### flow/config.mk
export PLATFORM = sky130hd
export DESIGN_NAME = minimax
export DESIGN_NICKNAME = minimax
export VERILOG_FILES = /design/flow/design.v
export SDC_FILE = /design/flow/constraint.sdc
export NUM_CORES = 4
export LEC_CHECK = 0
export ABC_AREA = 1
export CAP_MARGIN = 20
export CELL_PAD_IN_SITES_DETAIL_PLACEMENT = 1
export CELL_PAD_IN_SITES_GLOBAL_PLACEMENT = 1
export CORE_ASPECT_RATIO = 1.13
export CORE_MARGIN = 2
export CORE_UTILIZATION = 25
export CTS_CLUSTER_DIAMETER = 205
export GPL_ROUTABILITY_DRIVEN = 0
export GPL_TIMING_DRIVEN = 1
export MIN_ROUTING_LAYER = met2
export PLACE_DENSITY_LB_ADDON = 0.14
export SETUP_SLACK_MARGIN = 2.27
export SLEW_MARGIN = 10
### flow/constraint.sdc
create_clock -name core_clock -period 9.33 [get_ports {clk}]
set_input_delay 1.8660 -clock core_clock [delete_from_list [all_inputs] [get_ports {clk}]]
set_output_delay 1.8660 -clock core_clock [all_outputs]
set_load 0.01 [all_outputs]
### flow/design.v
`timescale 1ns / 1ps
module score(
	 score,
	 grid, ai, opponent, clk
    );
output [8:0] score;
input [83:0] grid;
input [6:0] ai;
input [6:0] opponent;
input clk;
reg [8:0] score_r;
assign score = score_r;
wire clk;
wire [2:0] aithrees;
wire aifour;
reg aivert;
wire aihoriz;
reg [3:0] aihoriz_r;
assign aihoriz = |aihoriz_r;
wire aidiagup;
reg [3:0] aidiagup_r;
assign aidiagup = |aidiagup_r;
wire aidiagdown;
reg [3:0] aidiagdown_r;
assign aidiagdown = |aidiagdown_r;
assign aifour = aivert | aihoriz | aidiagup | aidiagdown;
reg aivert3;
reg [2:0] aihoriz3_r;
reg [2:0] aidiagup3_r;
reg [2:0] aidiagdown3_r;
assign aithrees = aihoriz3_r[2] + aihoriz3_r[1] + aihoriz3_r[0] + aidiagup3_r[2] + aidiagup3_r[1] + aidiagup3_r[0] + aidiagdown3_r[2] + aidiagdown3_r[1] + aidiagdown3_r[0] + aivert3;
wire [2:0] opponentthrees;
wire opponentfour;
reg opponentvert;
wire opponenthoriz;
reg [3:0] opponenthoriz_r;
assign opponenthoriz = |opponenthoriz_r;
wire opponentdiagup;
reg [3:0] opponentdiagup_r;
assign opponentdiagup = |opponentdiagup_r;
wire opponentdiagdown;
reg [3:0] opponentdiagdown_r;
assign opponentdiagdown = |opponentdiagdown_r;
assign opponentfour = opponentvert | opponenthoriz | opponentdiagup | opponentdiagdown;
reg opponentvert3;
reg [2:0] opponenthoriz3_r;
reg [2:0] opponentdiagup3_r;
reg [2:0] opponentdiagdown3_r;
assign opponentthrees = opponenthoriz3_r[2] + opponenthoriz3_r[1] + opponenthoriz3_r[0] + opponentdiagup3_r[2] + opponentdiagup3_r[1] + opponentdiagup3_r[0] + opponentdiagdown3_r[2] + opponentdiagdown3_r[1] + opponentdiagdown3_r[0] + opponentvert3;
always @ (*)
  begin
    if(ai > 41)
	 begin
	   aivert = grid[ai + 1  - 1] & grid[ai + 1  - 15] & grid[ai + 1  - 29] & grid[ai + 1  - 43];
	 end
	 else
	 begin
	   aivert = 0;
	 end
	 if(ai == 83 || ai == 69 || ai == 55 || ai == 41 || ai == 27 || ai == 13)
	 begin
	   aihoriz_r[0] = grid[ai + 1  - 1] & grid[ai + 1  - 3] & grid[ai + 1  - 5] & grid[ai + 1  - 7];
	   aihoriz_r[3:1] = 0;
	 end
	 else if(ai == 81 || ai == 67 || ai == 53 || ai == 39 || ai == 25 || ai == 11)
	 begin
		aihoriz_r[0] = grid[ai + 1  - 1] & grid[ai + 1  - 3] & grid[ai + 1  - 5] & grid[ai + 1  - 7];
	   aihoriz_r[1] = grid[ai + 1  - 1] & grid[ai + 1  - 3] & grid[ai + 1  - 5] & grid[ai + 1  + 1];
      aihoriz_r[3:2] = 0;
    end
	 else if(ai == 79 || ai == 65 || ai == 51 || ai == 37 || ai == 23 || ai == 9)
	 begin
		aihoriz_r[0] = grid[ai + 1  - 1] & grid[ai + 1  - 3] & grid[ai + 1  - 5] & grid[ai + 1  - 7];
	   aihoriz_r[1] = grid[ai + 1  - 1] & grid[ai + 1  - 3] & grid[ai + 1  - 5] & grid[ai + 1  + 1];
      aihoriz_r[2] = grid[ai + 1  - 1] & grid[ai + 1  - 3] & grid[ai + 1  + 3] & grid[ai + 1  + 1];
		aihoriz_r[3] = 0;
    end
	 else if(ai == 77 || ai == 63 || ai == 49 || ai == 35 || ai == 21 || ai == 7)
	 begin
		aihoriz_r[0] = grid[ai + 1  - 1] & grid[ai + 1  - 3] & grid[ai + 1  - 5] & grid[ai + 1  - 7];
	   aihoriz_r[1] = grid[ai + 1  - 1] & grid[ai + 1  - 3] & grid[ai + 1  - 5] & grid[ai + 1  + 1];
      aihoriz_r[2] = grid[ai + 1  - 1] & grid[ai + 1  - 3] & grid[ai + 1  + 3] & grid[ai + 1  + 1];
		aihoriz_r[3] = grid[ai + 1  - 1] & grid[ai + 1  + 5] & grid[ai + 1  + 3] & grid[ai + 1  + 1];
    end
	 else if(ai == 75 || ai == 61 || ai == 47 || ai == 33 || ai == 19 || ai == 5)
    begin
		aihoriz_r[0] = 0;
	   aihoriz_r[1] = grid[ai + 1  - 1] & grid[ai + 1  - 3] & grid[ai + 1  - 5] & grid[ai + 1  + 1];
      aihoriz_r[2] = grid[ai + 1  - 1] & grid[ai + 1  - 3] & grid[ai + 1  + 3] & grid[ai + 1  + 1];
		aihoriz_r[3] = grid[ai + 1  - 1] & grid[ai + 1  + 5] & grid[ai + 1  + 3] & grid[ai + 1  + 1];
    end
	 else if(ai == 73 || ai == 59 || ai == 45 || ai == 31 || ai == 17 || ai == 3)
	 begin
		aihoriz_r[1:0] = 0;     
	   aihoriz_r[2] = grid[ai + 1  - 1] & grid[ai + 1  - 3] & grid[ai + 1  + 3] & grid[ai + 1  + 1];
		aihoriz_r[3] = grid[ai + 1  - 1] & grid[ai + 1  + 5] & grid[ai + 1  + 3] & grid[ai + 1  + 1];
    end
	 else if(ai == 71 || ai == 57 || ai == 43 || ai == 29 || ai == 15 || ai == 1)
	 begin  
		aihoriz_r[2:0] = 0;
		aihoriz_r[3] = grid[ai + 1  - 1] & grid[ai + 1  + 5] & grid[ai + 1  + 3] & grid[ai + 1  + 1];
    end
	 else
	 begin
	   aihoriz_r = 0;
	 end
	 if(ai == 77 || ai == 75|| ai == 73 || ai == 71 || ai == 57 || ai == 43)
	 begin
	   aidiagup_r[0] = grid[ai + 1  - 1] & grid[ai + 1  - 13] & grid[ai + 1  - 25] & grid[ai + 1  - 37];
	   aidiagup_r[3:1] = 0;
	 end
	 else if(ai == 63 || ai == 61 || ai == 59 || ai == 45)
	 begin
	   aidiagup_r[0] = grid[ai + 1  - 1] & grid[ai + 1  - 13] & grid[ai + 1  - 25] & grid[ai + 1  - 37];
	   aidiagup_r[1] = grid[ai + 1  - 1] & grid[ai + 1  - 13] & grid[ai + 1  - 25] & grid[ai + 1  + 11];
      aidiagup_r[3:2] = 0;
    end
	 else if(ai == 49 || ai == 47)
	 begin
	   aidiagup_r[0] = grid[ai + 1  - 1] & grid[ai + 1  - 13] & grid[ai + 1  - 25] & grid[ai + 1  - 37];
	   aidiagup_r[1] = grid[ai + 1  - 1] & grid[ai + 1  - 13] & grid[ai + 1  - 25] & grid[ai + 1  + 11];
      aidiagup_r[2] = grid[ai + 1  - 1] & grid[ai + 1  - 13] & grid[ai + 1  + 23] & grid[ai + 1  + 11];
      aidiagup_r[3] = 0;
	 end
	 else if(ai == 13 || ai == 11 || ai == 9 || ai == 7 || ai == 27 || ai == 41)
	 begin
		aidiagup_r[0] = 0;
	   aidiagup_r[1] = 0;
      aidiagup_r[2] = 0;
      aidiagup_r[3] = grid[ai + 1  - 1] & grid[ai + 1  + 35] & grid[ai + 1  + 23] & grid[ai + 1  + 11];
	 end
	 else if(ai == 25 || ai == 23 || ai == 21 || ai == 39)
	 begin
	   aidiagup_r[0] = 0;
	   aidiagup_r[1] = 0;
      aidiagup_r[2] = grid[ai + 1  - 1] & grid[ai + 1  - 13] & grid[ai + 1  + 23] & grid[ai + 1  + 11];
      aidiagup_r[3] = grid[ai + 1  - 1] & grid[ai + 1  + 35] & grid[ai + 1  + 23] & grid[ai + 1  + 11];
	 end
	 else if(ai == 37 || ai == 35)
	 begin
	   aidiagup_r[0] = 0;
	   aidiagup_r[1] = grid[ai + 1  - 1] & grid[ai + 1  - 13] & grid[ai + 1  - 25] & grid[ai + 1  + 11];
      aidiagup_r[2] = grid[ai + 1  - 1] & grid[ai + 1  - 13] & grid[ai + 1  + 23] & grid[ai + 1  + 11];
      aidiagup_r[3] = grid[ai + 1  - 1] & grid[ai + 1  + 35] & grid[ai + 1  + 23] & grid[ai + 1  + 11];
	 end
	 else if(ai == 51 || ai == 33)
	 begin
	   aidiagup_r[0] = 0;
	   aidiagup_r[1] = grid[ai + 1  - 1] & grid[ai + 1  - 13] & grid[ai + 1  - 25] & grid[ai + 1  + 11];
      aidiagup_r[2] = grid[ai + 1  - 1] & grid[ai + 1  - 13] & grid[ai + 1  + 23] & grid[ai + 1  + 11];
      aidiagup_r[3] = 0;
	 end
	 else if(ai == 19 || ai == 53)
	 begin
	   aidiagup_r[0] = 0;
	   aidiagup_r[1] = 0;
      aidiagup_r[2] = grid[ai + 1  - 1] & grid[ai + 1  - 13] & grid[ai + 1  + 23] & grid[ai + 1  + 11];
      aidiagup_r[3] = 0;
	 end
	 else if(ai == 65 || ai == 31)
	 begin
	   aidiagup_r[0] = 0;
	   aidiagup_r[1] = grid[ai + 1  - 1] & grid[ai + 1  - 13] & grid[ai + 1  - 25] & grid[ai + 1  + 11];
      aidiagup_r[2] = 0;
      aidiagup_r[3] = 0;    
	 end
	 else
	 begin
	   aidiagup_r = 0;
	 end
	 if(ai == 7 || ai == 5 || ai == 3 || ai == 1 || ai == 15 || ai == 29)
	 begin
	   aidiagdown_r[0] = grid[ai + 1  - 1] & grid[ai + 1  + 15] & grid[ai + 1  + 31] & grid[ai + 1  + 47];
	   aidiagdown_r[3:1] = 0;
	 end
	 else if(ai == 21 || ai == 19 || ai == 17 || ai == 31)
	 begin
      aidiagdown_r[0] = grid[ai + 1  - 1] & grid[ai + 1  + 15] & grid[ai + 1  + 31] & grid[ai + 1  + 47];
	   aidiagdown_r[1] = grid[ai + 1  - 1] & grid[ai + 1  + 15] & grid[ai + 1  + 31] & grid[ai + 1  - 17];
      aidiagdown_r[3:2] = 0;
    end
	 else if(ai == 35 || ai == 33)
	 begin
	   aidiagdown_r[0] = grid[ai + 1  - 1] & grid[ai + 1  + 15] & grid[ai + 1  + 31] & grid[ai + 1  + 47];
	   aidiagdown_r[1] = grid[ai + 1  - 1] & grid[ai + 1  + 15] & grid[ai + 1  + 31] & grid[ai + 1  - 17];
      aidiagdown_r[2] = grid[ai + 1  - 1] & grid[ai + 1  + 15] & grid[ai + 1  - 33] & grid[ai + 1  - 17];
	   aidiagdown_r[3] = 0;
	 end
	 else if(ai == 83 || ai == 81 || ai == 79 || ai == 77 || ai == 69 || ai == 55)
	 begin
		aidiagdown_r[0] = 0;
	   aidiagdown_r[1] = 0;
      aidiagdown_r[2] = 0;
      aidiagdown_r[3] = grid[ai + 1  - 1] & grid[ai + 1  - 49] & grid[ai + 1  - 33] & grid[ai + 1  - 17];
    end
	 else if(ai == 67 || ai == 65 || ai == 63 || ai == 53)
	 begin
	   aidiagdown_r[0] = 0;
	   aidiagdown_r[1] = 0;
      aidiagdown_r[2] = grid[ai + 1  - 1] & grid[ai + 1  + 15] & grid[ai + 1  - 33] & grid[ai + 1  - 17];
	   aidiagdown_r[3] = grid[ai + 1  - 1] & grid[ai + 1  - 49] & grid[ai + 1  - 33] & grid[ai + 1  - 17];
	 end
	 else if(ai == 51 || ai == 49)
	 begin
	   aidiagdown_r[0] = 0;
      aidiagdown_r[1] = grid[ai + 1  - 1] & grid[ai + 1  + 15] & grid[ai + 1  + 31] & grid[ai + 1  - 17];
      aidiagdown_r[2] = grid[ai + 1  - 1] & grid[ai + 1  + 15] & grid[ai + 1  - 33] & grid[ai + 1  - 17];
      aidiagdown_r[3] = grid[ai + 1  - 1] & grid[ai + 1  - 49] & grid[ai + 1  - 33] & grid[ai + 1  - 17];
	 end
	 else if(ai == 37 || ai == 47)
	 begin
	   aidiagdown_r[0] = 0;
      aidiagdown_r[1] = grid[ai + 1  - 1] & grid[ai + 1  + 15] & grid[ai + 1  + 31] & grid[ai + 1  - 17];
      aidiagdown_r[2] = grid[ai + 1  - 1] & grid[ai + 1  + 15] & grid[ai + 1  - 33] & grid[ai + 1  - 17];
      aidiagdown_r[3] = 0;
	 end
	 else if(ai == 61 || ai == 39)
	 begin
	   aidiagdown_r[0] = 0;
	   aidiagdown_r[1] = 0;
      aidiagdown_r[2] = grid[ai + 1  - 1] & grid[ai + 1  + 15] & grid[ai + 1  - 33] & grid[ai + 1  - 17];
      aidiagdown_r[3] = 0;
	 end
	 else if(ai == 23 || ai == 45)
	 begin
	   aidiagdown_r[0] = 0;
      aidiagdown_r[1] = grid[ai + 1  - 1] & grid[ai + 1  + 15] & grid[ai + 1  + 31] & grid[ai + 1  - 17];
      aidiagdown_r[2] = 0;
      aidiagdown_r[3] = 0;    
	 end
	 else
	 begin
	   aidiagdown_r = 0;
	 end
    if(ai > 27)
	 begin
	   aivert3 = grid[ai + 1  - 1] & grid[ai + 1  - 15] & grid[ai + 1  - 29];
	 end
	 else
	 begin
	   aivert3 = 0;
	 end
	 if(ai == 83 || ai == 69 || ai == 55 || ai == 41 || ai == 27 || ai == 13)
	 begin
	   aihoriz3_r[0] = grid[ai + 1  - 1] & grid[ai + 1  - 3] & grid[ai + 1  - 5];
	   aihoriz3_r[2:1] = 0;
	 end
	 else if(ai == 81 || ai == 67 || ai == 53 || ai == 39 || ai == 25 || ai == 11)
	 begin
		aihoriz3_r[0] = grid[ai + 1  - 1] & grid[ai + 1  - 3] & grid[ai + 1  - 5];
	   aihoriz3_r[1] = grid[ai + 1  - 1] & grid[ai + 1  - 3] & grid[ai + 1  + 1];
      aihoriz3_r[2] = 0;
    end
	 else if(ai == 79 || ai == 65 || ai == 51 || ai == 37 || ai == 23 || ai == 9 || ai == 77 || ai == 63 || ai == 49 || ai == 35 || ai == 21 || ai == 7 || ai == 75 || ai == 61 || ai == 47 || ai == 33 || ai == 19 || ai == 5)
	 begin
		aihoriz3_r[0] = grid[ai + 1  - 1] & grid[ai + 1  - 3] & grid[ai + 1  - 5];
	   aihoriz3_r[1] = grid[ai + 1  - 1] & grid[ai + 1  - 3] & grid[ai + 1  + 1];
      aihoriz3_r[2] = grid[ai + 1  - 1] & grid[ai + 1  + 3] & grid[ai + 1  + 1];
    end
	 else if(ai == 73 || ai == 59 || ai == 45 || ai == 31 || ai == 17 || ai == 3)
	 begin
		aihoriz3_r[0] = 0;     
	   aihoriz3_r[1] = grid[ai + 1  - 1] & grid[ai + 1  - 3] & grid[ai + 1  + 1];
      aihoriz3_r[2] = grid[ai + 1  - 1] & grid[ai + 1  + 3] & grid[ai + 1  + 1];
    end
	 else if(ai == 71 || ai == 57 || ai == 43 || ai == 29 || ai == 15 || ai == 1)
	 begin  
		aihoriz3_r[1:0] = 0;
		aihoriz3_r[2] = grid[ai + 1  - 1] & grid[ai + 1  + 3] & grid[ai + 1  + 1];
    end
	 else
	 begin
	   aihoriz3_r = 0;
	 end
	 if(ai == 79 || ai == 77 || ai == 75|| ai == 73 || ai == 71 || ai == 57 || ai == 43 || ai == 29)
	 begin
	   aidiagup3_r[0] = grid[ai + 1  - 1] & grid[ai + 1  - 13] & grid[ai + 1  - 25];
	   aidiagup3_r[2:1] = 0;
	 end
	 else if(ai == 65 || ai == 63 || ai == 61 || ai == 59 || ai == 45 || ai == 31)
	 begin
	   aidiagup3_r[0] = grid[ai + 1  - 1] & grid[ai + 1  - 13] & grid[ai + 1  - 25];
	   aidiagup3_r[1] = grid[ai + 1  - 1] & grid[ai + 1  - 13] & grid[ai + 1  + 11];
      aidiagup3_r[2] = 0;
    end
	 else if(ai == 51 || ai == 49 || ai == 47 || ai == 37 || ai == 35 || ai == 33)
	 begin
	   aidiagup3_r[0] = grid[ai + 1  - 1] & grid[ai + 1  - 13] & grid[ai + 1  - 25];
	   aidiagup3_r[1] = grid[ai + 1  - 1] & grid[ai + 1  - 13] & grid[ai + 1  + 11];
      aidiagup3_r[2] = grid[ai + 1  - 1] & grid[ai + 1  + 23] & grid[ai + 1  + 11];
	 end
	 else if(ai == 13 || ai == 11 || ai == 9 || ai == 7 || ai == 5 || ai == 27 || ai == 41 || ai == 55)
	 begin
		aidiagup3_r[0] = 0;
	   aidiagup3_r[1] = 0;
      aidiagup3_r[2] = grid[ai + 1  - 1] & grid[ai + 1  + 23] & grid[ai + 1  + 11];
	 end
	 else if(ai == 25 || ai == 23 || ai == 21 || ai == 19 || ai == 39 ||ai == 53)
	 begin
	   aidiagup3_r[0] = 0;
	   aidiagup3_r[1] = grid[ai + 1  - 1] & grid[ai + 1  - 13] & grid[ai + 1  + 11];
      aidiagup3_r[2] = grid[ai + 1  - 1] & grid[ai + 1  + 23] & grid[ai + 1  + 11];
	 end
	 else if(ai == 17 || ai == 67)
	 begin
	   aidiagup3_r[0] = 0;
	   aidiagup3_r[1] = grid[ai + 1  - 1] & grid[ai + 1  - 13] & grid[ai + 1  + 11];
      aidiagup3_r[2] = 0;
	 end
	 else
	 begin
	   aidiagup3_r = 0;
	 end
	 if(ai == 9 || ai == 7 || ai == 5|| ai == 3 || ai == 1 || ai == 15 || ai == 29 || ai == 43)
	 begin
	 	aidiagdown3_r[0] = grid[ai + 1  - 1] & grid[ai + 1  + 15] & grid[ai + 1  + 31];
	   aidiagdown3_r[2:1] = 0;
	 end
	 else if(ai == 23 || ai == 21 || ai == 19 || ai == 17 || ai == 31 || ai == 45)
	 begin
	 	aidiagdown3_r[0] = grid[ai + 1  - 1] & grid[ai + 1  + 15] & grid[ai + 1  + 31];
	   aidiagdown3_r[1] = grid[ai + 1  - 1] & grid[ai + 1  + 15] & grid[ai + 1  - 17];
      aidiagdown3_r[2] = 0;
    end
	 else if(ai == 51 || ai == 49 || ai == 47 || ai == 37 || ai == 35 || ai == 33)
	 begin
	 	aidiagdown3_r[0] = grid[ai + 1  - 1] & grid[ai + 1  + 15] & grid[ai + 1  + 31];
	   aidiagdown3_r[1] = grid[ai + 1  - 1] & grid[ai + 1  + 15] & grid[ai + 1  - 17];
      aidiagdown3_r[2] = grid[ai + 1  - 1] & grid[ai + 1  - 33] & grid[ai + 1  - 17];
	 end
	 else if(ai == 83 || ai == 81 || ai == 79 || ai == 77 || ai == 75 || ai == 69 || ai == 55 || ai == 41)
	 begin
		aidiagdown3_r[0] = 0;
	   aidiagdown3_r[1] = 0;
      aidiagdown3_r[2] = grid[ai + 1  - 1] & grid[ai + 1  - 33] & grid[ai + 1  - 17];
	 end
	 else if(ai == 67 || ai == 65 || ai == 63 || ai == 61 || ai == 53 ||ai == 39)
	 begin
	   aidiagdown3_r[0] = 0;
	   aidiagdown3_r[1] = grid[ai + 1  - 1] & grid[ai + 1  + 15] & grid[ai + 1  - 17];
      aidiagdown3_r[2] = grid[ai + 1  - 1] & grid[ai + 1  - 33] & grid[ai + 1  - 17];
	 end
	 else if(ai == 59 || ai == 25)
	 begin
	   aidiagdown3_r[0] = 0;
	   aidiagdown3_r[1] = grid[ai + 1  - 1] & grid[ai + 1  + 15] & grid[ai + 1  - 17];
      aidiagdown3_r[2] = 0;
	 end
	 else
	 begin
	   aidiagdown3_r = 0;
	 end
    if(opponent + 1 > 41)
	 begin
	   opponentvert = grid[opponent + 1 - 1] & grid[opponent + 1 - 15] & grid[opponent + 1 - 29] & grid[opponent + 1 - 43];
	 end
	 else
	 begin
	   opponentvert = 0;
	 end
	 if(opponent + 1 == 83 || opponent + 1 == 69 || opponent + 1 == 55 || opponent + 1 == 41 || opponent + 1 == 27 || opponent + 1 == 13)
	 begin
	   opponenthoriz_r[0] = grid[opponent + 1 - 1] & grid[opponent + 1 - 3] & grid[opponent + 1 - 5] & grid[opponent + 1 - 7];
	   opponenthoriz_r[3:1] = 0;
	 end
	 else if(opponent + 1 == 81 || opponent + 1 == 67 || opponent + 1 == 53 || opponent + 1 == 39 || opponent + 1 == 25 || opponent + 1 == 11)
	 begin
		opponenthoriz_r[0] = grid[opponent + 1 - 1] & grid[opponent + 1 - 3] & grid[opponent + 1 - 5] & grid[opponent + 1 - 7];
	   opponenthoriz_r[1] = grid[opponent + 1 - 1] & grid[opponent + 1 - 3] & grid[opponent + 1 - 5] & grid[opponent + 1 + 1];
      opponenthoriz_r[3:2] = 0;
    end
	 else if(opponent + 1 == 79 || opponent + 1 == 65 || opponent + 1 == 51 || opponent + 1 == 37 || opponent + 1 == 23 || opponent + 1 == 9)
	 begin
		opponenthoriz_r[0] = grid[opponent + 1 - 1] & grid[opponent + 1 - 3] & grid[opponent + 1 - 5] & grid[opponent + 1 - 7];
	   opponenthoriz_r[1] = grid[opponent + 1 - 1] & grid[opponent + 1 - 3] & grid[opponent + 1 - 5] & grid[opponent + 1 + 1];
      opponenthoriz_r[2] = grid[opponent + 1 - 1] & grid[opponent + 1 - 3] & grid[opponent + 1 + 3] & grid[opponent + 1 + 1];
		opponenthoriz_r[3] = 0;
    end
	 else if(opponent + 1 == 77 || opponent + 1 == 63 || opponent + 1 == 49 || opponent + 1 == 35 || opponent + 1 == 21 || opponent + 1 == 7)
	 begin
		opponenthoriz_r[0] = grid[opponent + 1 - 1] & grid[opponent + 1 - 3] & grid[opponent + 1 - 5] & grid[opponent + 1 - 7];
	   opponenthoriz_r[1] = grid[opponent + 1 - 1] & grid[opponent + 1 - 3] & grid[opponent + 1 - 5] & grid[opponent + 1 + 1];
      opponenthoriz_r[2] = grid[opponent + 1 - 1] & grid[opponent + 1 - 3] & grid[opponent + 1 + 3] & grid[opponent + 1 + 1];
		opponenthoriz_r[3] = grid[opponent + 1 - 1] & grid[opponent + 1 + 5] & grid[opponent + 1 + 3] & grid[opponent + 1 + 1];
    end
	 else if(opponent + 1 == 75 || opponent + 1 == 61 || opponent + 1 == 47 || opponent + 1 == 33 || opponent + 1 == 19 || opponent + 1 == 5)
    begin
		opponenthoriz_r[0] = 0;
	   opponenthoriz_r[1] = grid[opponent + 1 - 1] & grid[opponent + 1 - 3] & grid[opponent + 1 - 5] & grid[opponent + 1 + 1];
      opponenthoriz_r[2] = grid[opponent + 1 - 1] & grid[opponent + 1 - 3] & grid[opponent + 1 + 3] & grid[opponent + 1 + 1];
		opponenthoriz_r[3] = grid[opponent + 1 - 1] & grid[opponent + 1 + 5] & grid[opponent + 1 + 3] & grid[opponent + 1 + 1];
    end
	 else if(opponent + 1 == 73 || opponent + 1 == 59 || opponent + 1 == 45 || opponent + 1 == 31 || opponent + 1 == 17 || opponent + 1 == 3)
	 begin
		opponenthoriz_r[1:0] = 0;     
	   opponenthoriz_r[2] = grid[opponent + 1 - 1] & grid[opponent + 1 - 3] & grid[opponent + 1 + 3] & grid[opponent + 1 + 1];
		opponenthoriz_r[3] = grid[opponent + 1 - 1] & grid[opponent + 1 + 5] & grid[opponent + 1 + 3] & grid[opponent + 1 + 1];
    end
	 else if(opponent + 1 == 71 || opponent + 1 == 57 || opponent + 1 == 43 || opponent + 1 == 29 || opponent + 1 == 15 || opponent + 1 == 1)
	 begin  
		opponenthoriz_r[2:0] = 0;
		opponenthoriz_r[3] = grid[opponent + 1 - 1] & grid[opponent + 1 + 5] & grid[opponent + 1 + 3] & grid[opponent + 1 + 1];
    end
	 else
	 begin
	   opponenthoriz_r = 0;
	 end
	 if(opponent + 1 == 77 || opponent + 1 == 75|| opponent + 1 == 73 || opponent + 1 == 71 || opponent + 1 == 57 || opponent + 1 == 43)
	 begin
	   opponentdiagup_r[0] = grid[opponent + 1 - 1] & grid[opponent + 1 - 13] & grid[opponent + 1 - 25] & grid[opponent + 1 - 37];
	   opponentdiagup_r[3:1] = 0;
	 end
	 else if(opponent + 1 == 63 || opponent + 1 == 61 || opponent + 1 == 59 || opponent + 1 == 45)
	 begin
	   opponentdiagup_r[0] = grid[opponent + 1 - 1] & grid[opponent + 1 - 13] & grid[opponent + 1 - 25] & grid[opponent + 1 - 37];
	   opponentdiagup_r[1] = grid[opponent + 1 - 1] & grid[opponent + 1 - 13] & grid[opponent + 1 - 25] & grid[opponent + 1 + 11];
      opponentdiagup_r[3:2] = 0;
    end
	 else if(opponent + 1 == 49 || opponent + 1 == 47)
	 begin
	   opponentdiagup_r[0] = grid[opponent + 1 - 1] & grid[opponent + 1 - 13] & grid[opponent + 1 - 25] & grid[opponent + 1 - 37];
	   opponentdiagup_r[1] = grid[opponent + 1 - 1] & grid[opponent + 1 - 13] & grid[opponent + 1 - 25] & grid[opponent + 1 + 11];
      opponentdiagup_r[2] = grid[opponent + 1 - 1] & grid[opponent + 1 - 13] & grid[opponent + 1 + 23] & grid[opponent + 1 + 11];
      opponentdiagup_r[3] = 0;
	 end
	 else if(opponent + 1 == 13 || opponent + 1 == 11 || opponent + 1 == 9 || opponent + 1 == 7 || opponent + 1 == 27 || opponent + 1 == 41)
	 begin
		opponentdiagup_r[0] = 0;
	   opponentdiagup_r[1] = 0;
      opponentdiagup_r[2] = 0;
      opponentdiagup_r[3] = grid[opponent + 1 - 1] & grid[opponent + 1 + 35] & grid[opponent + 1 + 23] & grid[opponent + 1 + 11];
	 end
	 else if(opponent + 1 == 25 || opponent + 1 == 23 || opponent + 1 == 21 || opponent + 1 == 39)
	 begin
	   opponentdiagup_r[0] = 0;
	   opponentdiagup_r[1] = 0;
      opponentdiagup_r[2] = grid[opponent + 1 - 1] & grid[opponent + 1 - 13] & grid[opponent + 1 + 23] & grid[opponent + 1 + 11];
      opponentdiagup_r[3] = grid[opponent + 1 - 1] & grid[opponent + 1 + 35] & grid[opponent + 1 + 23] & grid[opponent + 1 + 11];
	 end
	 else if(opponent + 1 == 37 || opponent + 1 == 35)
	 begin
	   opponentdiagup_r[0] = 0;
	   opponentdiagup_r[1] = grid[opponent + 1 - 1] & grid[opponent + 1 - 13] & grid[opponent + 1 - 25] & grid[opponent + 1 + 11];
      opponentdiagup_r[2] = grid[opponent + 1 - 1] & grid[opponent + 1 - 13] & grid[opponent + 1 + 23] & grid[opponent + 1 + 11];
      opponentdiagup_r[3] = grid[opponent + 1 - 1] & grid[opponent + 1 + 35] & grid[opponent + 1 + 23] & grid[opponent + 1 + 11];
	 end
	 else if(opponent + 1 == 51 || opponent + 1 == 33)
	 begin
	   opponentdiagup_r[0] = 0;
	   opponentdiagup_r[1] = grid[opponent + 1 - 1] & grid[opponent + 1 - 13] & grid[opponent + 1 - 25] & grid[opponent + 1 + 11];
      opponentdiagup_r[2] = grid[opponent + 1 - 1] & grid[opponent + 1 - 13] & grid[opponent + 1 + 23] & grid[opponent + 1 + 11];
      opponentdiagup_r[3] = 0;
	 end
	 else if(opponent + 1 == 19 || opponent + 1 == 53)
	 begin
	   opponentdiagup_r[0] = 0;
	   opponentdiagup_r[1] = 0;
      opponentdiagup_r[2] = grid[opponent + 1 - 1] & grid[opponent + 1 - 13] & grid[opponent + 1 + 23] & grid[opponent + 1 + 11];
      opponentdiagup_r[3] = 0;
	 end
	 else if(opponent + 1 == 65 || opponent + 1 == 31)
	 begin
	   opponentdiagup_r[0] = 0;
	   opponentdiagup_r[1] = grid[opponent + 1 - 1] & grid[opponent + 1 - 13] & grid[opponent + 1 - 25] & grid[opponent + 1 + 11];
      opponentdiagup_r[2] = 0;
      opponentdiagup_r[3] = 0;    
	 end
	 else
	 begin
	   opponentdiagup_r = 0;
	 end
	 if(opponent + 1 == 7 || opponent + 1 == 5 || opponent + 1 == 3 || opponent + 1 == 1 || opponent + 1 == 15 || opponent + 1 == 29)
	 begin
	   opponentdiagdown_r[0] = grid[opponent + 1 - 1] & grid[opponent + 1 + 15] & grid[opponent + 1 + 31] & grid[opponent + 1 + 47];
	   opponentdiagdown_r[3:1] = 0;
	 end
	 else if(opponent + 1 == 21 || opponent + 1 == 19 || opponent + 1 == 17 || opponent + 1 == 31)
	 begin
      opponentdiagdown_r[0] = grid[opponent + 1 - 1] & grid[opponent + 1 + 15] & grid[opponent + 1 + 31] & grid[opponent + 1 + 47];
	   opponentdiagdown_r[1] = grid[opponent + 1 - 1] & grid[opponent + 1 + 15] & grid[opponent + 1 + 31] & grid[opponent + 1 - 17];
      opponentdiagdown_r[3:2] = 0;
    end
	 else if(opponent + 1 == 35 || opponent + 1 == 33)
	 begin
	   opponentdiagdown_r[0] = grid[opponent + 1 - 1] & grid[opponent + 1 + 15] & grid[opponent + 1 + 31] & grid[opponent + 1 + 47];
	   opponentdiagdown_r[1] = grid[opponent + 1 - 1] & grid[opponent + 1 + 15] & grid[opponent + 1 + 31] & grid[opponent + 1 - 17];
      opponentdiagdown_r[2] = grid[opponent + 1 - 1] & grid[opponent + 1 + 15] & grid[opponent + 1 - 33] & grid[opponent + 1 - 17];
	   opponentdiagdown_r[3] = 0;
	 end
	 else if(opponent + 1 == 83 || opponent + 1 == 81 || opponent + 1 == 79 || opponent + 1 == 77 || opponent + 1 == 69 || opponent + 1 == 55)
	 begin
		opponentdiagdown_r[0] = 0;
	   opponentdiagdown_r[1] = 0;
      opponentdiagdown_r[2] = 0;
      opponentdiagdown_r[3] = grid[opponent + 1 - 1] & grid[opponent + 1 - 49] & grid[opponent + 1 - 33] & grid[opponent + 1 - 17];
    end
	 else if(opponent + 1 == 67 || opponent + 1 == 65 || opponent + 1 == 63 || opponent + 1 == 53)
	 begin
	   opponentdiagdown_r[0] = 0;
	   opponentdiagdown_r[1] = 0;
      opponentdiagdown_r[2] = grid[opponent + 1 - 1] & grid[opponent + 1 + 15] & grid[opponent + 1 - 33] & grid[opponent + 1 - 17];
	   opponentdiagdown_r[3] = grid[opponent + 1 - 1] & grid[opponent + 1 - 49] & grid[opponent + 1 - 33] & grid[opponent + 1 - 17];
	 end
	 else if(opponent + 1 == 51 || opponent + 1 == 49)
	 begin
	   opponentdiagdown_r[0] = 0;
      opponentdiagdown_r[1] = grid[opponent + 1 - 1] & grid[opponent + 1 + 15] & grid[opponent + 1 + 31] & grid[opponent + 1 - 17];
      opponentdiagdown_r[2] = grid[opponent + 1 - 1] & grid[opponent + 1 + 15] & grid[opponent + 1 - 33] & grid[opponent + 1 - 17];
      opponentdiagdown_r[3] = grid[opponent + 1 - 1] & grid[opponent + 1 - 49] & grid[opponent + 1 - 33] & grid[opponent + 1 - 17];
	 end
	 else if(opponent + 1 == 37 || opponent + 1 == 47)
	 begin
	   opponentdiagdown_r[0] = 0;
      opponentdiagdown_r[1] = grid[opponent + 1 - 1] & grid[opponent + 1 + 15] & grid[opponent + 1 + 31] & grid[opponent + 1 - 17];
      opponentdiagdown_r[2] = grid[opponent + 1 - 1] & grid[opponent + 1 + 15] & grid[opponent + 1 - 33] & grid[opponent + 1 - 17];
      opponentdiagdown_r[3] = 0;
	 end
	 else if(opponent + 1 == 61 || opponent + 1 == 39)
	 begin
	   opponentdiagdown_r[0] = 0;
	   opponentdiagdown_r[1] = 0;
      opponentdiagdown_r[2] = grid[opponent + 1 - 1] & grid[opponent + 1 + 15] & grid[opponent + 1 - 33] & grid[opponent + 1 - 17];
      opponentdiagdown_r[3] = 0;
	 end
	 else if(opponent + 1 == 23 || opponent + 1 == 45)
	 begin
	   opponentdiagdown_r[0] = 0;
      opponentdiagdown_r[1] = grid[opponent + 1 - 1] & grid[opponent + 1 + 15] & grid[opponent + 1 + 31] & grid[opponent + 1 - 17];
      opponentdiagdown_r[2] = 0;
      opponentdiagdown_r[3] = 0;    
	 end
	 else
	 begin
	   opponentdiagdown_r = 0;
	 end
    if(opponent + 1 > 27)
	 begin
	   opponentvert3 = grid[opponent + 1 - 1] & grid[opponent + 1 - 15] & grid[opponent + 1 - 29];
	 end
	 else
	 begin
	   opponentvert3 = 0;
	 end
	 if(opponent + 1 == 83 || opponent + 1 == 69 || opponent + 1 == 55 || opponent + 1 == 41 || opponent + 1 == 27 || opponent + 1 == 13)
	 begin
	   opponenthoriz3_r[0] = grid[opponent + 1 - 1] & grid[opponent + 1 - 3] & grid[opponent + 1 - 5];
	   opponenthoriz3_r[2:1] = 0;
	 end
	 else if(opponent + 1 == 81 || opponent + 1 == 67 || opponent + 1 == 53 || opponent + 1 == 39 || opponent + 1 == 25 || opponent + 1 == 11)
	 begin
		opponenthoriz3_r[0] = grid[opponent + 1 - 1] & grid[opponent + 1 - 3] & grid[opponent + 1 - 5];
	   opponenthoriz3_r[1] = grid[opponent + 1 - 1] & grid[opponent + 1 - 3] & grid[opponent + 1 + 1];
      opponenthoriz3_r[2] = 0;
    end
	 else if(opponent + 1 == 79 || opponent + 1 == 65 || opponent + 1 == 51 || opponent + 1 == 37 || opponent + 1 == 23 || opponent + 1 == 9 || opponent + 1 == 77 || opponent + 1 == 63 || opponent + 1 == 49 || opponent + 1 == 35 || opponent + 1 == 21 || opponent + 1 == 7 || opponent + 1 == 75 || opponent + 1 == 61 || opponent + 1 == 47 || opponent + 1 == 33 || opponent + 1 == 19 || opponent + 1 == 5)
	 begin
		opponenthoriz3_r[0] = grid[opponent + 1 - 1] & grid[opponent + 1 - 3] & grid[opponent + 1 - 5];
	   opponenthoriz3_r[1] = grid[opponent + 1 - 1] & grid[opponent + 1 - 3] & grid[opponent + 1 + 1];
      opponenthoriz3_r[2] = grid[opponent + 1 - 1] & grid[opponent + 1 + 3] & grid[opponent + 1 + 1];
    end
	 else if(opponent + 1 == 73 || opponent + 1 == 59 || opponent + 1 == 45 || opponent + 1 == 31 || opponent + 1 == 17 || opponent + 1 == 3)
	 begin
		opponenthoriz3_r[0] = 0;     
	   opponenthoriz3_r[1] = grid[opponent + 1 - 1] & grid[opponent + 1 - 3] & grid[opponent + 1 + 1];
      opponenthoriz3_r[2] = grid[opponent + 1 - 1] & grid[opponent + 1 + 3] & grid[opponent + 1 + 1];
    end
	 else if(opponent + 1 == 71 || opponent + 1 == 57 || opponent + 1 == 43 || opponent + 1 == 29 || opponent + 1 == 15 || opponent + 1 == 1)
	 begin  
		opponenthoriz3_r[1:0] = 0;
		opponenthoriz3_r[2] = grid[opponent + 1 - 1] & grid[opponent + 1 + 3] & grid[opponent + 1 + 1];
    end
	 else
	 begin
	   opponenthoriz3_r = 0;
	 end
	 if(opponent + 1 == 79 || opponent + 1 == 77 || opponent + 1 == 75|| opponent + 1 == 73 || opponent + 1 == 71 || opponent + 1 == 57 || opponent + 1 == 43 || opponent + 1 == 29)
	 begin
	   opponentdiagup3_r[0] = grid[opponent + 1 - 1] & grid[opponent + 1 - 13] & grid[opponent + 1 - 25];
	   opponentdiagup3_r[2:1] = 0;
	 end
	 else if(opponent + 1 == 65 || opponent + 1 == 63 || opponent + 1 == 61 || opponent + 1 == 59 || opponent + 1 == 45 || opponent + 1 == 31)
	 begin
	   opponentdiagup3_r[0] = grid[opponent + 1 - 1] & grid[opponent + 1 - 13] & grid[opponent + 1 - 25];
	   opponentdiagup3_r[1] = grid[opponent + 1 - 1] & grid[opponent + 1 - 13] & grid[opponent + 1 + 11];
      opponentdiagup3_r[2] = 0;
    end
	 else if(opponent + 1 == 51 || opponent + 1 == 49 || opponent + 1 == 47 || opponent + 1 == 37 || opponent + 1 == 35 || opponent + 1 == 33)
	 begin
	   opponentdiagup3_r[0] = grid[opponent + 1 - 1] & grid[opponent + 1 - 13] & grid[opponent + 1 - 25];
	   opponentdiagup3_r[1] = grid[opponent + 1 - 1] & grid[opponent + 1 - 13] & grid[opponent + 1 + 11];
      opponentdiagup3_r[2] = grid[opponent + 1 - 1] & grid[opponent + 1 + 23] & grid[opponent + 1 + 11];
	 end
	 else if(opponent + 1 == 13 || opponent + 1 == 11 || opponent + 1 == 9 || opponent + 1 == 7 || opponent + 1 == 5 || opponent + 1 == 27 || opponent + 1 == 41 || opponent + 1 == 55)
	 begin
		opponentdiagup3_r[0] = 0;
	   opponentdiagup3_r[1] = 0;
      opponentdiagup3_r[2] = grid[opponent + 1 - 1] & grid[opponent + 1 + 23] & grid[opponent + 1 + 11];
	 end
	 else if(opponent + 1 == 25 || opponent + 1 == 23 || opponent + 1 == 21 || opponent + 1 == 19 || opponent + 1 == 39 ||opponent + 1 == 53)
	 begin
	   opponentdiagup3_r[0] = 0;
	   opponentdiagup3_r[1] = grid[opponent + 1 - 1] & grid[opponent + 1 - 13] & grid[opponent + 1 + 11];
      opponentdiagup3_r[2] = grid[opponent + 1 - 1] & grid[opponent + 1 + 23] & grid[opponent + 1 + 11];
	 end
	 else if(opponent + 1 == 17 || opponent + 1 == 67)
	 begin
	   opponentdiagup3_r[0] = 0;
	   opponentdiagup3_r[1] = grid[opponent + 1 - 1] & grid[opponent + 1 - 13] & grid[opponent + 1 + 11];
      opponentdiagup3_r[2] = 0;
	 end
	 else
	 begin
	   opponentdiagup3_r = 0;
	 end
	 if(opponent + 1 == 9 || opponent + 1 == 7 || opponent + 1 == 5|| opponent + 1 == 3 || opponent + 1 == 1 || opponent + 1 == 15 || opponent + 1 == 29 || opponent + 1 == 43)
	 begin
	 	opponentdiagdown3_r[0] = grid[opponent + 1 - 1] & grid[opponent + 1 + 15] & grid[opponent + 1 + 31];
	   opponentdiagdown3_r[2:1] = 0;
	 end
	 else if(opponent + 1 == 23 || opponent + 1 == 21 || opponent + 1 == 19 || opponent + 1 == 17 || opponent + 1 == 31 || opponent + 1 == 45)
	 begin
	 	opponentdiagdown3_r[0] = grid[opponent + 1 - 1] & grid[opponent + 1 + 15] & grid[opponent + 1 + 31];
	   opponentdiagdown3_r[1] = grid[opponent + 1 - 1] & grid[opponent + 1 + 15] & grid[opponent + 1 - 17];
      opponentdiagdown3_r[2] = 0;
    end
	 else if(opponent + 1 == 51 || opponent + 1 == 49 || opponent + 1 == 47 || opponent + 1 == 37 || opponent + 1 == 35 || opponent + 1 == 33)
	 begin
	 	opponentdiagdown3_r[0] = grid[opponent + 1 - 1] & grid[opponent + 1 + 15] & grid[opponent + 1 + 31];
	   opponentdiagdown3_r[1] = grid[opponent + 1 - 1] & grid[opponent + 1 + 15] & grid[opponent + 1 - 17];
      opponentdiagdown3_r[2] = grid[opponent + 1 - 1] & grid[opponent + 1 - 33] & grid[opponent + 1 - 17];
	 end
	 else if(opponent + 1 == 83 || opponent + 1 == 81 || opponent + 1 == 79 || opponent + 1 == 77 || opponent + 1 == 75 || opponent + 1 == 69 || opponent + 1 == 55 || opponent + 1 == 41)
	 begin
		opponentdiagdown3_r[0] = 0;
	   opponentdiagdown3_r[1] = 0;
      opponentdiagdown3_r[2] = grid[opponent + 1 - 1] & grid[opponent + 1 - 33] & grid[opponent + 1 - 17];
	 end
	 else if(opponent + 1 == 67 || opponent + 1 == 65 || opponent + 1 == 63 || opponent + 1 == 61 || opponent + 1 == 53 ||opponent + 1 == 39)
	 begin
	   opponentdiagdown3_r[0] = 0;
	   opponentdiagdown3_r[1] = grid[opponent + 1 - 1] & grid[opponent + 1 + 15] & grid[opponent + 1 - 17];
      opponentdiagdown3_r[2] = grid[opponent + 1 - 1] & grid[opponent + 1 - 33] & grid[opponent + 1 - 17];
	 end
	 else if(opponent + 1 == 59 || opponent + 1 == 25)
	 begin
	   opponentdiagdown3_r[0] = 0;
	   opponentdiagdown3_r[1] = grid[opponent + 1 - 1] & grid[opponent + 1 + 15] & grid[opponent + 1 - 17];
      opponentdiagdown3_r[2] = 0;
	 end
	 else
	 begin
	   opponentdiagdown3_r = 0;
	 end
	 if(aifour)
	 begin
	   score_r = 9'b111111111;
	 end
	 else if(opponentfour)
	 begin
	   score_r = 0;
	 end
	 else
	 begin
	   if (ai % 14 > 7)
		begin
		  score_r = (200 + 10 * aithrees - 10 * opponentthrees + 14 - (ai % 14))% 512;
		end
		else
	   begin
		  score_r = (200 + 10 * aithrees - 10 * opponentthrees + ai % 14) % 512;
		end   
	 end
  end
endmodule
`timescale 1ns / 1ps
module minimax(
   opt, move,
   grid, column_counts, player, sw, clk
);
input [83:0] grid;
input [20:0] column_counts;
input player;
input sw;
input clk;
output [6:0] opt;
output move;
reg [83:0] grid_copy;
reg [83:0] grid_copy_2;
reg aimoved;
reg opponentmoved;
reg [6:0] ai;
reg [6:0] opponent;
reg [2:0] index;
reg move_r;
assign move = move_r;
reg initial_score;
reg [6:0] count;  
reg [2:0] column;
reg [6:0] opt_r;
assign opt = opt_r;
wire [8:0] optscore;
reg [8:0] optscore_r;
assign optscore = optscore_r;
wire [8:0] score;
wire [8:0] curscore;
reg [8:0] curscore_r;
assign curscore = curscore_r;
score score_(
   .score (score),
   .grid (grid_copy_2), .ai (ai), .opponent (opponent), .clk (clk)
    );
always @(posedge clk)
begin
  if (player == 0 || !sw)
  begin
    count = 0;
    move_r = 0;
    optscore_r = 0;
    opt_r = 1;
	 curscore_r = 0;
  end
  else if (count == 105)
  begin
    if(curscore >= optscore && aimoved)
    begin
      opt_r = ai;
      optscore_r = curscore_r;
    end
    move_r = 1;
    count = (count + 1) % 128;
  end
  else if (count > 105)
  begin
    move_r = 0;
  end
  else if (count % 15 == 0)
  begin
    if(count == 0)
    begin
      optscore_r = 0;
    end
    else if(curscore >= optscore && aimoved)
    begin
      opt_r = ai;
      optscore_r = curscore_r;
    end
	 initial_score = 1;
    if(column_counts[(count / 15)*3 + 2-:3] < 6)
    begin
	   column = (count / 15) % 8;
      grid_copy = grid;
      grid_copy[13 - (count / 15)*2 + column_counts[(count / 15)*3 + 2-:3] * 14-:2] = 2'b10;
      aimoved = 1;
      ai = (13 - (count / 15)*2 + column_counts[(count / 15)*3 + 2-:3] * 14) % 128;
    end
    else
    begin
      grid_copy = grid;
      aimoved = 0;
      ai = 1;
		column = 0;
    end
    count = (count + 1) % 128;
  end
  else if ((count % 15) % 2 == 1)
  begin
    if(aimoved)
	   begin
      if(column_counts[(((count % 15) - 1)/2)* 3 +2-:3] < 6 && (((count % 15) - 1)/2) != column)
      begin
        grid_copy_2 = grid_copy;
        grid_copy_2[14 - (count % 15) + column_counts[(((count % 15) - 1)/2)* 3 + 2-:3] * 14-:2] = 2'b01;
        opponentmoved = 1;
        opponent = (13 - (count % 15) + column_counts[(((count % 15) - 1)/2)* 3 + 2-:3] * 14)% 128;
      end
	   else if (ai < 70 && (((count % 15) - 1)/2) == column)
	   begin
	     grid_copy_2 = grid_copy;
        grid_copy_2[ai + 14-:2] = 2'b01;
        opponentmoved = 1;
        opponent = (ai + 13)% 128;
	   end
      else
      begin
        grid_copy_2 = grid_copy;
        opponentmoved = 0;
        opponent = 0;
      end
	 end
	 else
	 begin
	   grid_copy_2 = grid_copy;
      opponentmoved = 0;
      opponent = 0;
	 end
    count = (count + 1) % 128;
  end
  else
  begin
    if ((score < curscore || initial_score) && aimoved && opponentmoved)
    begin
      curscore_r = score;
		initial_score = 0;
    end
    count = (count + 1) % 128;
  end
end
endmodule
### flow/run.sh
#!/bin/bash
# the make line also repeats each setting of config.mk as NAME=value (left out here)
make -C /OpenROAD-flow-scripts/flow DESIGN_CONFIG=/design/flow/config.mk WORK_HOME=/design/flow/orfs CLKGATE_MAP_FILE= finish
==> results of run 1 <==
-- repair_timing --
| action | in CTS | in global routing |
|---|---|---|
| gates cloned | 10 | 1 |
| endpoints found under the setup margin | 189 | 190 |
| setup buffers | 128 | 77 |
| resized | 515 | 522 |
| pin swaps | 238 | 239 |
-- cell type report --
cell class / instances / area (um^2)
clock inverter: 13 / 140
sequential: 219 / 6260
inverter: 629 / 2490
fill: 14223 / 67100
tap: 1463 / 1830
timing repair inverter: 1 / 6.26
timing repair buffer: 1311 / 11000
multi-input combinational: 3599 / 22900
clock buffer: 28 / 616
antenna: 6 / 15.0
-- per-stage QoR --
step           total power, mW  area, um^2  utilization
2_1_floorplan             4.71       29400            -
3_3_place_gp              7.86       39000        0.347
3_5_place_dp              7.94       39000        0.347
4_1_cts                   9.99       42700        0.380
5_1_grt                   11.8       45300        0.403
6_report                  11.2       45300        0.403
-- per-layer routing --
layer  routed length, um  part of all wire  vias to the layer above
met5                1270            0.0085                        -
met4               14700             0.098                       57
met3               57800              0.39                     1462
met2               76100              0.51                    14123
met1                   0                 0                    17614
li1                    -                 -                    17542
==> git commit body, run 1 <==
Update PnR metrics after Yosys + OpenROAD run

- The CTS log lists the clock sinks for this run as ~220.
* Post-synth seq share: 0.221
- Main logic family: simple AND/OR/NAND/NOR gates
* Worst path top cell family by delay: adder cells
- Excluding fillers, the count of instances in the completed layout stands at between 7000 and 8000.
- The number of clock buffers added by TritonCTS is 23.
- Via count of the first global-routing pass: about 55000
* Largest voltage drop on the vdd net: roughly 350 uV
- The synthesis report names the predominant flop master as sky130_fd_sc_hd__edfxtp_1.
- Counting cells, the worst reg-to-reg path comes to 58.
- Worst setup slack after placement: -1.68 ns
* Reg-to-Reg Start: opponent[0]$_SDFFCE_PN0P_
- Number of instances in the synthesized netlist: roughly 4600
- Arithmetic-cell share of the synthesized area counting full adders, half adders and majority gates: 0.0790
- The final layout reports a setup TNS of -44.59 ns.
- In this run, the synthesized area fraction spent on AND-OR/OR-AND gates is recorded as 0.207.
* Share of Yosys cell area claimed by the top area cell type: 0.199
- The power report attributes to the sequential group a share of 0.103.
* Worst hold margin: 0.466 ns
* Insertion delay of the later-clocked pin in the worst-skew pair: ~0.57 ns
* Critical Path Sink: initial_score$_SDFFCE_PP1P_
* Min Clock Period, post-route: 10.30 ns
* Post-route setup slack: -0.971 ns
* Signal arrival time at the worst endpoint: 10.56 ns
- Sequential power: around 1.2 mW
- The post-CTS hold buffer count recorded in the log is 0.
- Cell with the biggest individual delay on the critical path: sky130_fd_sc_hd__fa_1
* Upper clock frequency limit: 97.1 MHz
- Looking at area per cell type in the netlist, the leader is sky130_fd_sc_hd__edfxtp_1.
* Count of tool warnings: approximately 72
- Per the detail_route report, routed wire per instance is 20.6 um.
- The critical path is of the flip-flop to flip-flop type.
- Layout overhead on the synthesized area: 60.4%
- Worst slew margin relative to its limit: 0.205
- Per the placement report, the placed cell count is about 7000.
* Post-synthesis area per instance: approximately 6.1 um^2
- Net Sw Frac: 0.530
* Cell count listed in synth_stat.txt: between 4000 and 5000
- Met3 Track Usage GR: 0.474
- Overflow left after global routing: 0
- Die H: 361 um
* Worst-margin pin slew: 1.19 ns
- Grt peak-use layer: met3
- The power report attributes to the clock group a share of 0.086.
- Comb power frac: 0.810
- Clock tree from TritonCTS: yes
* Async set or reset register ratio after synthesis: 0
- Max-slew violation total from the final report: 0
- Capture point of the worst reg-to-reg path: initial_score$_SDFFCE_PP1P_
* Iter 0 DRT Violations: between 8000 and 9000
- In the floorplan report the effective utilization is 0.251.
- Post-synthesis register bit count: 219
* Kind of start point of the critical path: flip-flop
* Number of buffers on the longest clock path: 3
- For met1 alone, demand over resource in global routing was 0.
- For reference, the mux area share after synthesis is 0.00607.
- The routed layout reports a DRC error count of 0.
- Dominant cell by count in the synthesized netlist: sky130_fd_sc_hd__nand2_1
- SO Viols: negative setup slack
* Capturing element type of the critical path: flip-flop
- Total internal power: 5.25 mW
- Number of ports placed on the die boundary: 116
- Summing over every cut layer, the via total after detailed routing is around 51000.
* Cell types occupying the most area after synthesis: sky130_fd_sc_hd__edfxtp_1 (20%), sky130_fd_sc_hd__nand2_1 (16%), sky130_fd_sc_hd__o21ai_0 (9.1%)
* Number of antenna violations at the first check in global routing: 1
- The report lists the number of standard-cell rows as approximately 130.
* Final antenna-violating net count: 0
- The synthesis run shows the most used standard cells to be sky130_fd_sc_hd__nand2_1 (1181), sky130_fd_sc_hd__inv_1 (592), sky130_fd_sc_hd__nor2_1 (558), sky130_fd_sc_hd__o21ai_0 (516), sky130_fd_sc_hd__nand3_1 (254).
- In this run the number of cells on the critical path is about 58.
- STA puts the critical path data required time at between 9 and 10 ns.
* Yosys cell types: between 70 and 80
- Total setup violations reported at the end of the flow: approximately 93
* Start point of the critical path: opponent[0]$_SDFFCE_PN0P_
- Cells on Worst Hold Path: 2
* Worst hold path class: flip-flop to flip-flop
- Switching component of the power: about 5.9 mW
- Largest fanout on the critical path: 15
- Measured along the x axis, the die boundary spans 320 um.
* Count of buffers from port buffering: 114
- Largest net degree at the start of global routing: approximately 79
* Worst setup skew after layout: 0.0292 ns
* Worst path max stage delay: 0.57 ns
- Slack of the worst reg-to-reg path: -0.97 ns
- Setup repair after global routing could not meet its margin everywhere.
- In the global route stage, met2 resource usage came out at 0.462.
- Ranked by power, first place goes to combinational cells.
- Of the total synthesized cell area, the portion taken by XOR and XNOR cells is 0.0359.
- Worst path bufs/invs: 18
- Status: failed layout checks
* Post-synthesis instance area: 0.0282 mm^2
- Summed over all routing layers, the global router reports a total usage of 0.372.
* Max-cap violations: 0
- HP Start: optscore_r[7]$_SDFFE_PP0P_
- Final hold viol count: 0
- The cell that appears most often on the critical path is sky130_fd_sc_hd__ha_4.
* Total Die Area: 0.116 mm^2
- The power report puts the leakage power at between 20 and 25 nW.
- Global-route wire length before repair: ~220000 um
- CTS built an H-tree with a depth of 1.
- Std-Cell Core Area: 0.112 mm^2
- YS chip area: about 0.028 mm^2
* Post-synthesis simple-gate area fraction: 0.341
- The flow reports power dissipated in combinational cells as between 9 and 10 mW.
* Clock slew seen by the registers of the worst setup and hold paths: 0.08 ns
* Via density: ~7
- Detailed placement finished with a half-perimeter wire length of between 100000 and 150000 um.
* Fin nets: around 6000
* Flip-flops with a built-in enable: around 190
* Power per cell area: 247 mW/mm^2
- Detailed-route wire length: around 150000 um
* Drt first pass iters: 14
- Clock network power for this build is 965 uW.
- The net count after synthesis is 4891.
* Ys Warns: 2
- Final cycle utilization of the critical path: 1.10
- The root buffer cell chosen for the clock tree is sky130_fd_sc_hd__clkbuf_16.
- End of the worst hold path: optscore_r[7]$_SDFFE_PP0P_
==> inputs of run 2 (changes only) <==
- ABC_AREA: 1 -> default
- CELL_PAD_IN_SITES_DETAIL_PLACEMENT: 1 -> 2
- CELL_PAD_IN_SITES_GLOBAL_PLACEMENT: 1 -> default
- CORE_ASPECT_RATIO: 1.13 -> default
- CORE_UTILIZATION: 25 -> 40
- CTS_CLUSTER_DIAMETER: 205 -> default
- GPL_ROUTABILITY_DRIVEN: 0 -> default
- GPL_TIMING_DRIVEN: 1 -> default
- HOLD_SLACK_MARGIN: default -> -0.03
- MIN_ROUTING_LAYER: met2 -> default
- PLACE_DENSITY_LB_ADDON: 0.14 -> default
- SETUP_SLACK_MARGIN: 2.27 -> default
- SLEW_MARGIN: 10 -> 40
- clock period: 9.33 -> 11.0 ns (I/O delays scaled with it)
==> run 2 against run 1 <==
  * The flow now stops in global routing (5_1_grt)
  * Synthesized cell count shrank 23%
  * Die size shrank 34%
  * Area after synthesis grew 4.5%
==> git commit body, run 2 <==
Refresh implementation metrics

- Per the detailed placement report, the placed cell area equals roughly 0.034 mm^2.
- For this run, the total global-route usage over all layers was measured as 0.660.
- Number of instances in the synthesized netlist: about 3600
* Status: stopped before the end
- Per the post-synthesis stats, the area per cell is 8.27 um^2.
- The flow stopped in global routing (5_1_grt).
- The Yosys step of the flow raised 2 warnings.
- Flip-flops with a built-in enable: roughly 190
* First error: [ERROR GRT-0116] Global routing finished with congestion. Check the congestion regions in the DRC Viewer.
* Cell count listed in synth_stat.txt: about 3600
- The floorplan step defined a core boundary enclosing between 0.07 and 0.08 mm^2.
- The die is 276 um tall.
- In this run, the synthesized area fraction spent on AND-OR/OR-AND gates is recorded as 0.245.
- Half-perimeter wire length after detailed placement: roughly 130000 um
- The commonest cells after synthesis are sky130_fd_sc_hd__nand2_1 (339), sky130_fd_sc_hd__nor2_1 (327), sky130_fd_sc_hd__o21ai_0 (262), sky130_fd_sc_hd__a21oi_1 (230), sky130_fd_sc_hd__edfxtp_1 (187).
- After synthesis, the share of cell area in mux cells is 0.153.
- Counting tap cells, the placed design contains a total of approximately 4800 instances.
- The synthesized design contains 219 register bits.
- For this configuration, the core starts out at a cell density of 0.405.
- Row generation in the floorplan step produced ~99 rows.
* YS chip area: 0.0295 mm^2
- Cell types occupying the most area after synthesis: sky130_fd_sc_hd__edfxtp_1 (19%), sky130_fd_sc_hd__mux4_2 (7.3%), sky130_fd_sc_hd__ha_1 (5.9%)
- Number of buffers on the longest clock path: 3
- Commonest flop: sky130_fd_sc_hd__edfxtp_1
- The area fraction of the largest cell type after synthesis is 0.190.
- Buffers inserted during clock tree synthesis total 26.
- Post-synth seq share: 0.212
- Total Die Area: ~0.076 mm^2
* Post-synthesis share of cell area spent on xor and xnor gates: 0.0535
* CTS root buffer: sky130_fd_sc_hd__clkbuf_16
- Logged for this run, the post-placement worst setup slack is -1.05 ns.
- Arithmetic-cell share of the synthesized area counting full adders, half adders and majority gates: 0.0760
- The cell type that accounts for the most area after synthesis is sky130_fd_sc_hd__edfxtp_1.
- Dominant cell by count in the synthesized netlist: sky130_fd_sc_hd__nand2_1
- In this run the count of I/O pins placed on the die edge is roughly 120.
- Post-synthesis net count: between 3000 and 4000
- Overflow left after global routing: 8
- For reference, the top logic cell family by area is AND-OR/OR-AND gates.
- Post-synthesis simple-gate area fraction: 0.205
* Yosys cell types: ~110
- Number of clock sinks seen by CTS: 219
- Chip Width: 276 um
- Count of buffers from port buffering: approximately 110
* Final Wtd Congestion: between 1 and 1.5
- After synthesis, the share of flip-flops with an asynchronous set or reset is 0.
- Looking at the clock tree report, the H-tree level count equals 1.
- Post-synthesis instance area: 0.0295 mm^2
run 2: layer usage:
metal / GRT usage / GRT overflow
met5: 0.119 / 0
met4: 0.630 / 5
met3: 0.449 / 1
met2: 0.866 / 2
met1: 0.680 / 0
run 2: what timing repair did:
| item | in CTS |
|---|---|
| endpoints found under the hold margin | 0 |
| setup endpoints to repair | 170 |
| cloned | 2 |
| pin swaps | 122 |
| hold buffers | 0 |
| resized | 421 |
| setup buffers | 109 |
==> inputs of run 3 (changes only) <==
- ABC_AREA: default -> 0
- CELL_PAD_IN_SITES_DETAIL_PLACEMENT: 2 -> 1
- CELL_PAD_IN_SITES_GLOBAL_PLACEMENT: default -> 1
- CORE_ASPECT_RATIO: default -> 1.13
- CORE_MARGIN: 2 -> 7
- CORE_UTILIZATION: 40 -> 25
- CTS_CLUSTER_DIAMETER: default -> 205
- GPL_ROUTABILITY_DRIVEN: default -> 0
- GPL_TIMING_DRIVEN: default -> 1
- HOLD_SLACK_MARGIN: -0.03 -> default
- MIN_ROUTING_LAYER: default -> met2
- PLACE_DENSITY_LB_ADDON: default -> 0.14
- SETUP_SLACK_MARGIN: default -> 0.55
- SLEW_MARGIN: 40 -> 10
- clock period: 11.0 -> 16.9 ns (I/O delays scaled with it)
==> run 3 against run 2 <==
  * The run now finishes clean
  * Area after synthesis did not move
  * Die size is 68% higher
  * Synthesized cell count stayed put
==> git commit body, run 3 <==
Update PnR metrics after Yosys + OpenROAD run

* Status: complete, no violations
* Std-Cell Core Area: between 0.1 and 0.15 mm^2
* Largest power group: combinational cells
* Worst hold margin: between 0.4 and 0.5 ns
- Number of standard cells in the final layout excluding fillers: between 5000 and 6000
- Largest net degree at the start of global routing: 69
* Clock distribution power: just over 500 uW
* Commonest flop: sky130_fd_sc_hd__edfxtp_1
* Ys Warns: 2
- CTS root buffer: sky130_fd_sc_hd__clkbuf_16
- For this run, design rule violations remaining after detail routing come to 0.
- For reference, the critical path is launched at count[3]$_SDFFE_PP0P_.
- In this run the tools logged warnings totalling just under 70.
* Power per cell area: approximately 92 mW/mm^2
* Clock slew seen by the registers of the worst setup and hold paths: ~0.07 ns
- The final layout reports a setup TNS of 0 ns.
* Number of antenna violations at the first check in global routing: 1
- Between the synthesized netlist and the finished layout, the area growth was recorded as 11.6%.
* Insertion delay of the later-clocked pin in the worst-skew pair: just under 0.6 ns
- DP Area: around 0.032 mm^2
- In this run the core area contains 133 standard-cell rows.
- Total instance count after detailed placement: between 5000 and 6000
- The routed design shows a wire length per standard cell of around 28 um.
* Number of ports placed on the die boundary: about 120
- The share of total power dissipated in the clock network is 0.166.
* Flip-flops with a built-in enable: approximately 190
- Slack of the worst reg-to-reg path: around 1.6 ns
- The final hold violation count recorded for this run is 0.
* Overflow left after global routing: 0
* Iter 0 DRT Violations: ~7800
- Per the slew report, the remaining headroom to the max-slew limit stands at 0.0762.
- The critical path ends at grid_copy_2[72]$_DFFE_PP_.
* Total setup violations reported at the end of the flow: 0
* Chip Width: around 340 um
* Fin nets: approximately 3800
- FF-to-FF path depth: 48
- For reference, the top logic cell family by area is AND-OR/OR-AND gates.
* Post-route setup slack: 1.60 ns
- Largest voltage drop on the vdd net: around 80 uV
* Worst path bufs/invs: 4
- Sorting the synthesized cells by area gives the leading types as sky130_fd_sc_hd__edfxtp_1 (19%), sky130_fd_sc_hd__mux4_2 (7.3%), sky130_fd_sc_hd__ha_1 (5.9%).
- Cell with the biggest individual delay on the critical path: sky130_fd_sc_hd__mux2i_1
* End of the worst hold path: optscore_r[1]$_SDFFE_PP0P_
- The average instance in the mapped netlist occupies between 8 and 9 um^2.
- The count of nets left with antenna violations once routing finished came out at 0.
* YS chip area: between 0.02 and 0.03 mm^2
* Drt first pass iters: 15
- Post-synthesis share of cell area spent on xor and xnor gates: 0.0535
- Post-synth seq share: 0.212
- Counting instances, the worst hold path has a depth of 2.
- Post-CTS timing repair inserted 0 buffers for setup.
- Inserted Clock Buffers: 22
- Clock tree from TritonCTS: yes
- The final power report lists total power as just over 3 mW.
- Unrepaired setup endpoints after global routing: no
- In the final layout, the multi-input gates occupy 0.0217 mm^2.
* Async set or reset register ratio after synthesis: 0
- Worst setup slack after placement: roughly 2.2 ns
* Via count of the first global-routing pass: between 40000 and 50000
- Overall routing resource usage recorded by global route was 0.322.
- Once layout is done, the placed cells without fillers occupy 0.0329 mm^2.
- Net Sw Frac: 0.516
- The clock net in this run drives a total of roughly 220 sinks.
- The highest clock rate this design can be run at is between 60 and 70 MHz.
* Required time at the worst-slack endpoint: 17.14 ns
- The commonest cells after synthesis are sky130_fd_sc_hd__nand2_1 (339), sky130_fd_sc_hd__nor2_1 (327), sky130_fd_sc_hd__o21ai_0 (262), sky130_fd_sc_hd__a21oi_1 (230), sky130_fd_sc_hd__edfxtp_1 (187).
- The cell that appears most often on the critical path is sky130_fd_sc_hd__ha_1.
* Post-synthesis net count: roughly 3800
- Number of buffers on the longest clock path: 3
* Sequential group share of total power: 0.205
* Total Die Area: about 0.13 mm^2
- Via count: about 40000
* Max-slew violation total from the final report: 0
- Comb power frac: 0.629
* Power attributed to combinational cells: 1.92 mW
- Combined flip-flop and latch cell area: between 0.006 and 0.007 mm^2
* Sequential power: approximately 620 uW
* Cell count listed in synth_stat.txt: roughly 3600
* Worst hold path class: flip-flop to flip-flop
- Share of Yosys cell area claimed by the top area cell type: 0.190
- The post-route utilization of the core is recorded as 0.282.
- At the pin with the least slew margin, the transition time is between 1 and 1.5 ns.
- The first global-routing pass estimated roughly 210000 um of wire.
- Dominant cell by count in the synthesized netlist: sky130_fd_sc_hd__nand2_1
- In this design, the largest share of critical-path delay is due to simple AND/OR/NAND/NOR gates.
- Post-synthesis instance area: 0.0295 mm^2
* Via density: ~8.0
- The buffer_ports step reported a buffer count of ~110.
- Data arrives at the worst endpoint at around 16 ns.
- Synth area leader: sky130_fd_sc_hd__edfxtp_1
- Maximum level of the CTS H-tree: 1
- The startpoint identified for the worst hold timing path is optscore_r[1]$_SDFFE_PP0P_.
* Aoi/oai-family share of the synthesized area: 0.245
- Per the OpenROAD power report, switching power amounts to 1.57 mW.
- STA classifies the critical path endpoint as a flip-flop.
- Between clock sinks in the finished design, the worst skew comes to 0.0224 ns.
* Die H: 379 um
- The internal power of the cells totals roughly 1.5 mW.
- In this run the worst path has a maximum fanout of 26.
* Pre-placement core utilization: 0.253
- Detailed-route wire length: roughly 140000 um
- Synthesis handed over a netlist of between 3000 and 4000 instances.
- Number of cells on the critical path: 48
- Post-synthesis simple-gate area fraction: 0.205
* Kind of critical path: flip-flop to flip-flop
- Half-perimeter wire length after detailed placement: about 110000 um
- Final cycle utilization of the critical path: 0.906
- Reg-to-Reg Start: count[3]$_SDFFE_PP0P_
- STA classifies the critical path startpoint as a flip-flop.
- Arithmetic-cell share of the synthesized area counting full adders, half adders and majority gates: 0.0760
* Worst path max stage delay: around 0.88 ns
- Post-synthesis register bit count: approximately 220
- The portion of synthesized area spent on multiplexers is 0.153.
- The layout has ~14000 filler cells.
- The worst path in the final design needs a cycle of approximately 15 ns, including I/O delays and setup.
* Yosys cell types: ~110
- The leakage component of the power was reported as about 12 nW.
- Capture point of the worst reg-to-reg path: grid_copy_2[72]$_DFFE_PP_
- Max-cap violations: 0
[run 3: cell type report]
cell class,instances,area share
antenna,10,0.000760
tap,1552,0.0589
clock buffer,26,0.0172
timing repair buffer,198,0.0537
clock inverter,12,0.00323
inverter,155,0.0177
sequential,219,0.190
multi-input combinational,2969,0.659
[run 3: what timing repair did]
action | in CTS | in global routing
setup endpoints to repair | 0 | 3
resized | 0 | 2
hold buffers | 0 | 0
[run 3: routing by layer]
| metal | part of all wire | GRT usage |
|---|---|---|
| met5 | 0.011 | 0.144 |
| met4 | 0.091 | 0.0690 |
| met3 | 0.41 | 0.421 |
| met2 | 0.49 | 0.388 |
| met1 | 0 | - |
Power and IR drop assume default switching activity.
